==> flow/design.v (excerpt) <==
module cpu_top_pipeline (
    input wire clk,
    input wire rst,
    output wire [7:0]  imem_addr,
    input  wire [15:0] imem_data,
    output wire [7:0]  dmem_addr,
    output wire [15:0] dmem_wdata,
    output wire        dmem_we,
    input  wire [15:0] dmem_rdata,
    output wire        halted
);
Size: ~3300 cells after synthesis, ~470 flip-flops.
Settings: LEC_CHECK=0, ABC_AREA=1, CAP_MARGIN=0, CORE_MARGIN=2, CORE_UTILIZATION=72, CTS_CLUSTER_SIZE=36, PLACE_DENSITY=0.75, SETUP_SLACK_MARGIN=0.8, SLEW_MARGIN=20; clock period 3.04 ns.
run.sh (not shown) runs the stock make flow with config.mk's settings and CLKGATE_MAP_FILE=.
The starting point died in 5_1_grt.
Rerun with:
- ABC_AREA: 1 -> unset
- CAP_MARGIN: 0 -> 20
- CORE_UTILIZATION: 72 -> 64
- CTS_CLUSTER_SIZE: 36 -> unset
- PLACE_DENSITY: 0.75 -> 0.6
- SETUP_SLACK_MARGIN: 0.8 -> unset
- clock period: 3.04 -> 4.4 ns (I/O delays scaled with it)
What happened: The new run finished with negative setup slack left; die area rose by 5.0%; area after synthesis fell by 6.6%; synthesized cell count decreases by 24%.


== oak ==
cpu_top_pipeline again, from the RTL that the note above started with.
make LEC_CHECK=0 ABC_AREA=1 CAP_MARGIN=0 CORE_MARGIN=2 CORE_UTILIZATION=71 CTS_CLUSTER_SIZE=50 PLACE_DENSITY=0.8 SETUP_SLACK_MARGIN=1.01 SLEW_MARGIN=20 finish   # period 3.77 ns
oak: complete, dirty (negative setup slack)
#### Input delta (pine over oak)
- changing CORE_UTILIZATION from 71 to 72
- changing PLACE_DENSITY from 0.8 to 0.78
- removing ABC_AREA (formerly 1)
- changing CTS_CLUSTER_SIZE from 50 to 30
- removing SETUP_SLACK_MARGIN (formerly 1.01)
- changing the clock period (ns, I/O delays scaled along) from 3.77 to 4.34
==> results <==
- pine against oak: final HPWL from detailed placement -7800 µm; maximum frequency from static timing analysis -about 9%; synthesis-stage register bit count ~0 delta.
- Completing all stages was not enough for pine: its layout failed the final checks because of negative setup slack.
- oak ended up with combinational gates as its largest cell class by area; pine ended up with sequential cells.
- oak and pine ended up with nearly the same area growth from synthesis to final layout.
The inputs of birch differ from those of pine as listed below.
- PLACE_DENSITY changed from 0.78 to 0.6
- CORE_UTILIZATION changed from 72 to 40
- CAP_MARGIN changed from 0 to 20
- CTS_CLUSTER_SIZE removed (was 30)
- the clock period (ns, I/O delays scaled along) changed from 4.34 to 5.5
Findings:
- Having completed the whole flow, birch delivered a layout that passed the timing, design-rule and antenna checks.
- Between birch and pine, it is birch whose global routing met1 resource utilization is lower, by 26 points.
- Summary: worst setup slack, birch better than pine
- Going from pine to birch, number of cell rows rose about 33%, overall track demand over capacity in global routing now sits lower.
The inputs of maple differ from those of birch as listed below.
- changing CAP_MARGIN from 20 to 30
- setting CTS_CLUSTER_SIZE to 96 for the first time
- setting SETUP_SLACK_MARGIN to 0.43 for the first time
- setting GPL_TIMING_DRIVEN to 0 for the first time
- setting CELL_PAD_IN_SITES_DETAIL_PLACEMENT to 2 for the first time
- removing PLACE_DENSITY (formerly 0.6)
- setting ABC_AREA to 1 for the first time
Notes after the runs:
- In maple the implementation ran to completion but is not tape-out ready, as the final checks report negative setup slack.
- Compared with birch, maple shows via density per instance that has gone up by more than 10%.
- maple falls short of birch in HPWL after detailed placement.
- Filler cell count (birch / maple): 0.80
- NOTE global-route wire length before repair birch->maple increased by more than half
- Overall routing resource usage (lower): birch
- Max layout overhead on the synthesized area across maple and birch: maple
- maple vs birch, post-route clock period utilization went up by 7.1 points.
- Summary of the comparison: final design area excluding fillers is higher in maple, relative to birch.
- Delay of the slowest cell on the worst path in maple vs birch: down 0.07 ns
Relative to maple, the following input files were edited for cedar:
- swapping 2 for 9 in CORE_MARGIN
- swapping 40 for 28 in CORE_UTILIZATION
- swapping 2 for 1 in CELL_PAD_IN_SITES_DETAIL_PLACEMENT
- clearing SETUP_SLACK_MARGIN, which used to be 0.43
- clearing ABC_AREA, which used to be 1
- clearing CTS_CLUSTER_SIZE, which used to be 96
- putting CELL_PAD_IN_SITES_GLOBAL_PLACEMENT at 3 where nothing was set
- swapping 30 for 20 in CAP_MARGIN
- putting GPL_ROUTABILITY_DRIVEN at 0 where nothing was set
- putting PLACE_DENSITY_LB_ADDON at 0.16 where nothing was set
- clearing GPL_TIMING_DRIVEN, which used to be 0
- putting CTS_CLUSTER_DIAMETER at 99 where nothing was set
## What came out
cedar: PASS, flow complete, no timing, DRC or antenna violations
Comparing cedar and maple, maximum number of pins on one net before global-route repair is higher on cedar.
Compared with maple, in cedar final critical path time including I/O delays and setup lower, routed wire length lower.
Summary of cedar over maple: delay of the slowest cell on the worst path picked up an extra 0.11 ns; core outline area went up by about 33%; number of detailed-route iterations in the first pass down 3.
Between maple and cedar, share of synthesized area spent on multiplexers increased.
A top metal layer carrying routed signals of met4 is what cedar shows, while met5 belongs to maple.


exp/sierra:
Starting RTL as in the previous note.
Settings: LEC_CHECK=0, ABC_AREA=1, CAP_MARGIN=0, CORE_ASPECT_RATIO=1.05, CORE_MARGIN=2, CORE_UTILIZATION=71, CTS_CLUSTER_DIAMETER=228, GPL_ROUTABILITY_DRIVEN=1, MAX_ROUTING_LAYER=met5, PLACE_DENSITY_LB_ADDON=0.27, SLEW_MARGIN=40; clock period 3.42 ns.
exp/sierra got as far as global routing (5_1_grt), where a tool error ended the run.
Changes in exp/juniper relative to exp/sierra:
- CTS_CLUSTER_DIAMETER: 228 -> unset
- PLACE_DENSITY_LB_ADDON: 0.27 -> 0.21
- ABC_AREA: 1 -> unset
- CORE_UTILIZATION: 71 -> 27
- CORE_ASPECT_RATIO: 1.05 -> 1.65
- SLEW_MARGIN: 40 -> 0
- the clock period (ns, I/O delays scaled along): 3.42 -> 5.2
==> results <==
exp/juniper | stages: all done | timing, DRC, antenna: all pass. For routability congestion estimate from global placement, dividing the value from exp/sierra by the value from exp/juniper gives 1.14. Synthesized area down 6.6% in exp/juniper wrt exp/sierra. Changes observed in exp/juniper relative to exp/sierra: post-placement worst setup slack grew by 0.24 ns; fraction of the mapped netlist area in simple logic gates shrank by 8.8 points; placement-stage cell area shrank by about 6%. Changes observed in exp/juniper relative to exp/sierra: die outline height higher, core outline area picked up an extra 0.052 mm^2. Compared with exp/sierra, cell row count in exp/juniper increased by more than half. Higher post-CTS repair timing setup buffer count goes to exp/sierra over exp/juniper. Summary of the comparison: adder-cell area share of the yosys netlist is higher in exp/juniper, relative to exp/sierra.
### exp/juniper -> exp/raven
- CORE_UTILIZATION changed from 27 to 67
- MAX_ROUTING_LAYER removed (was met5)
- CTS_CLUSTER_DIAMETER newly set to 373
- PLACE_DENSITY_LB_ADDON removed (was 0.21)
- SLEW_MARGIN changed from 0 to 20
- ABC_AREA newly set to 1
- GPL_ROUTABILITY_DRIVEN removed (was 1)
- CORE_ASPECT_RATIO removed (was 1.65)
- the clock period (ns, I/O delays scaled along) changed from 5.2 to 2.95
--- outcome ---
In exp/raven the implementation ran to completion but is not tape-out ready, as the final checks report setup timing. Measured against each other, exp/juniper and exp/raven differ in fraction of the mapped netlist area in compound gates, the higher figure coming from exp/juniper. Share of the yosys chip area belonging to registers: exp/raven lower than exp/juniper. Changes observed in exp/raven relative to exp/juniper: delay of the slowest cell on the worst path dropped 0.03 ns, total met2 wirelength after detailed routing fell by 12%. Taking exp/juniper as the reference point, the synthesized cell count of exp/raven rises by about 30%. Cell area reported after detailed placement (exp/raven over exp/juniper): increase, about 9%.
### exp/raven -> exp/onyx
- CORE_UTILIZATION: 67 -> 68
- CTS_CLUSTER_DIAMETER: 373 -> unset
- ABC_AREA: 1 -> unset
- CAP_MARGIN: 0 -> 5
- CTS_CLUSTER_SIZE: unset -> 36
- the clock period (ns, I/O delays scaled along): 2.95 -> 3.01
## What came out
- exp/onyx: all stages done; final checks FAILED (setup timing).
- When the final numbers for exp/onyx and exp/raven were put side by side, the number of clock buffer instances in the layout turned out to be greater in exp/onyx.
- Relative to exp/raven, overall die area decreased by about 8% in exp/onyx.
- Worst slew margin relative to its limit, exp/onyx and exp/raven: higher on exp/raven
- For the minimum clock period, exp/onyx came in 1.20 ns higher than exp/raven did.
- Largest fanout on the critical path, exp/onyx and exp/raven: lower on exp/raven
- exp/onyx ends up with lower placed cell count than exp/raven does.
- Comparing wire length after detailed routing for exp/onyx and exp/raven, the smaller number came from exp/onyx.


Starting RTL as in the previous note.
Design cpu_top_pipeline, start of the top module:
module cpu_top_pipeline (
    input wire clk,
    input wire rst,
    output wire [7:0]  imem_addr,
    input  wire [15:0] imem_data,
    output wire [7:0]  dmem_addr,
    output wire [15:0] dmem_wdata,
    output wire        dmem_we,
    input  wire [15:0] dmem_rdata,
    output wire        halted
);
    wire [15:0] if_pc, if_instr;
    wire if_stall, if_flush;
    wire [15:0] id_pc, id_instr;
    wire [3:0] id_opcode, id_rd, id_rs1, id_rs2;
    wire [15:0] id_rs1_data, id_rs2_data, id_imm;
    wire id_reg_write, id_alu_src, id_mem_read, id_mem_write, id_mem_to_reg;
    wire id_branch, id_branch_ne, id_jump;
    wire [3:0] id_alu_op;
    wire id_halt, id_pc_write;
    wire [15:0] ex1_pc, ex1_rs1_data, ex1_rs2_data, ex1_imm;
    wire [3:0] ex1_rd, ex1_rs1, ex1_rs2, ex1_alu_op;
    wire ex1_reg_write, ex1_alu_src, ex1_mem_read, ex1_mem_write, ex1_mem_to_reg;
    wire ex1_branch, ex1_branch_ne;
    wire [15:0] ex1_alu_result, ex1_branch_target;
    wire ex1_zero;
    wire [1:0] forward_a, forward_b;
    wire [15:0] ex1_rs1_fwd, ex1_rs2_fwd;
    wire [15:0] ex2_alu_result, ex2_rs2_data, ex2_branch_target;
    wire [3:0] ex2_rd;
    wire ex2_reg_write, ex2_mem_read, ex2_mem_write, ex2_mem_to_reg;
    wire ex2_branch, ex2_branch_ne, ex2_zero;
    wire [15:0] mem_alu_result, mem_rs2_data, mem_read_data, mem_branch_target;
    wire [3:0] mem_rd;
  ...
Settings: LEC_CHECK=0, ABC_AREA=1, CAP_MARGIN=0, CORE_ASPECT_RATIO=1.65, CORE_MARGIN=2, CORE_UTILIZATION=27, CTS_CLUSTER_SIZE=59, GPL_ROUTABILITY_DRIVEN=1, MAX_ROUTING_LAYER=met5, PLACE_DENSITY_LB_ADDON=0.21, SLEW_MARGIN=0; clock period 5.2 ns.
The first run passed the timing, design-rule and antenna checks.
Change:
--- a/flow/config.mk
+++ b/flow/config.mk
@@ -9,9 +9,9 @@
 export CAP_MARGIN = 0
-export CORE_ASPECT_RATIO = 1.65
+export CORE_ASPECT_RATIO = 1.05
 export CORE_MARGIN = 2
-export CORE_UTILIZATION = 27
-export CTS_CLUSTER_SIZE = 59
+export CORE_UTILIZATION = 71
+export CTS_CLUSTER_SIZE = 14
 export GPL_ROUTABILITY_DRIVEN = 1
 export MAX_ROUTING_LAYER = met5
-export PLACE_DENSITY_LB_ADDON = 0.21
-export SLEW_MARGIN = 0
+export PLACE_DENSITY_LB_ADDON = 0.27
+export SLEW_MARGIN = 40
==> flow/constraint.sdc (replaced) <==
create_clock -name core_clock -period 3.22 [get_ports {clk}]
set_input_delay 0.6440 -clock core_clock [delete_from_list [all_inputs] [get_ports {clk}]]
set_output_delay 0.6440 -clock core_clock [all_outputs]
set_load 0.01 [all_outputs]
Result: This time the run did not get past global routing (5_1_grt) (GRT-0232). Synthesized area does not change. Die size fell by 61%. Synthesized cell count is unchanged.
